== alpha ==
## rgb2dvi
module rgb2dvi (
    input  wire        PixelClk,
    input  wire [23:0] vid_pData,
    input  wire        vid_pVDE,
    input  wire        vid_pHSync,
    input  wire        vid_pVSync,
    output wire [9:0]  pDataOutRaw0,    
    output wire [9:0]  pDataOutRaw1,    
    output wire [9:0]  pDataOutRaw2     
);
==> flow/config.mk <==
export PLATFORM = sky130hd
export DESIGN_NAME = rgb2dvi
export DESIGN_NICKNAME = rgb2dvi
export VERILOG_FILES = /design/flow/design.v
export SDC_FILE = /design/flow/constraint.sdc
export NUM_CORES = 4
export LEC_CHECK = 0
export CAP_MARGIN = 30
export CELL_PAD_IN_SITES_DETAIL_PLACEMENT = 1
export CELL_PAD_IN_SITES_GLOBAL_PLACEMENT = 0
export CORE_ASPECT_RATIO = 1.25
export CORE_MARGIN = 2
export CORE_UTILIZATION = 54
export CTS_CLUSTER_DIAMETER = 292
export GPL_ROUTABILITY_DRIVEN = 1
export GPL_TIMING_DRIVEN = 0
export HOLD_SLACK_MARGIN = -0.1
export MIN_ROUTING_LAYER = met1
export SLEW_MARGIN = 15
export TNS_END_PERCENT = 35
==> flow/constraint.sdc <==
create_clock -name core_clock -period 5.74 [get_ports {PixelClk}]
set_input_delay 1.1480 -clock core_clock [delete_from_list [all_inputs] [get_ports {PixelClk}]]
set_output_delay 1.1480 -clock core_clock [all_outputs]
set_load 0.01 [all_outputs]
run.sh (not shown) runs the stock make flow with config.mk's settings and CLKGATE_MAP_FILE=.
--- input diff alpha..beta ---
==> flow/config.mk <==
export PLATFORM = sky130hd
export DESIGN_NAME = rgb2dvi
export DESIGN_NICKNAME = rgb2dvi
export VERILOG_FILES = /design/flow/design.v
export SDC_FILE = /design/flow/constraint.sdc
export NUM_CORES = 4
export LEC_CHECK = 0
export CAP_MARGIN = 20
export CORE_MARGIN = 2
export CORE_UTILIZATION = 65
export CTS_CLUSTER_DIAMETER = 145
export SLEW_MARGIN = 20
==> flow/constraint.sdc <==
create_clock -name core_clock -period 3.18 [get_ports {PixelClk}]
set_input_delay 0.6360 -clock core_clock [delete_from_list [all_inputs] [get_ports {PixelClk}]]
set_output_delay 0.6360 -clock core_clock [all_outputs]
set_load 0.01 [all_outputs]
[summary]
- beta vs alpha on logic share of the area: beta is the higher one.
- Going from alpha to beta, register-to-register slack shrinks by 1630 ps.
- The final reports for beta and alpha show via count of the routed design lower in the former.
- Higher remaining max-slew budget at the tightest pin was reported by alpha, not beta.
- Comparing initial cell density of the core for beta and alpha, the bigger number came from beta.
- Summary of alpha and beta: one run falls short of a clean finish, namely beta.
- beta vs. alpha: fmax now sits higher, global-route usage down 1.3 points, worst hold margin now smaller.
### beta -> gamma
diff --git a/flow/config.mk b/flow/config.mk
--- a/flow/config.mk
+++ b/flow/config.mk
@@ -10,2 +10,3 @@
-export CORE_UTILIZATION = 65
-export CTS_CLUSTER_DIAMETER = 145
+export CORE_UTILIZATION = 72
+export CTS_CLUSTER_DIAMETER = 29
+export SETUP_SLACK_MARGIN = 0.78
--- outcome ---
Stage in which a tool error killed gamma: clock tree synthesis (4_1_cts).
Worst setup slack after placement, gamma and beta: higher on beta
Post-synthesis adder-cell area fraction came out exactly the same in gamma and beta.
Diff beta -> gamma | half-perimeter wire length after detailed placement | increase of 15%
gamma vs. beta: number of placement rows lower; x dimension of the die lower; die height lower.
Floorplan check, gamma vs beta: die outline smaller in gamma
## Diff of input files: delta against gamma
diff --git a/flow/config.mk b/flow/config.mk
--- a/flow/config.mk
+++ b/flow/config.mk
@@ -10,3 +10,2 @@
-export CORE_UTILIZATION = 72
-export CTS_CLUSTER_DIAMETER = 29
-export SETUP_SLACK_MARGIN = 0.78
+export CORE_UTILIZATION = 68
+export SETUP_SLACK_MARGIN = -0.19
## What came out
- Although it ran to completion, delta produced a layout that fails the final checks because of setup timing.
- Note that the placeable core region recorded for gamma amounts to 0.943 times the value seen in delta.
- In delta, the post-place setup slack came out 61 ps above the value in gamma.
- Final weighted congestion in routability-driven placement went down by a few percent going from gamma to delta.
- Reported for gamma and delta, portion of the post-synthesis area used by sequential elements turned out identical to the last digit.
- As far as netlist area before placement goes, gamma and delta are indistinguishable; the numbers are identical.
- Diff delta..gamma | area share of fa/ha/maj cells after synthesis | negligible
- Re count of buffers inserted at the top-level ports: no difference whatsoever between gamma and delta.
- On area share of xor/xnor cells in the synthesized design, gamma tracks delta almost exactly.
- Compared to gamma, delta was floorplanned on a bigger die.
diff inputs: delta => epsilon
diff --git a/flow/config.mk b/flow/config.mk
--- a/flow/config.mk
+++ b/flow/config.mk
@@ -7,0 +8 @@
+export ABC_AREA = 1
@@ -11 +12 @@
-export SETUP_SLACK_MARGIN = -0.19
+export PLACE_DENSITY = 0.35
==> flow/constraint.sdc <==
create_clock -name core_clock -period 2.87 [get_ports {PixelClk}]
set_input_delay 0.5740 -clock core_clock [delete_from_list [all_inputs] [get_ports {PixelClk}]]
set_output_delay 0.5740 -clock core_clock [all_outputs]
set_load 0.01 [all_outputs]
--- outcome ---
global routing (5_1_grt): epsilon exited with error. On tally of unique sky130hd cells used after synthesis: epsilon sits below delta. Between delta and epsilon, the area of the synthesized netlist per yosys stat is higher for epsilon. In the metrics for delta and epsilon, the one carrying the lower adder-cell share of the synthesized area is epsilon. Number of nets produced by synthesis ends up higher on epsilon. Number of standard cells reported by yosys went up by more than a quarter going from delta to epsilon. Summary of epsilon over delta: total placed instance area now sits higher; mean cell area of the mapped netlist now sits lower; routability-driven placement congestion ratio now sits higher.
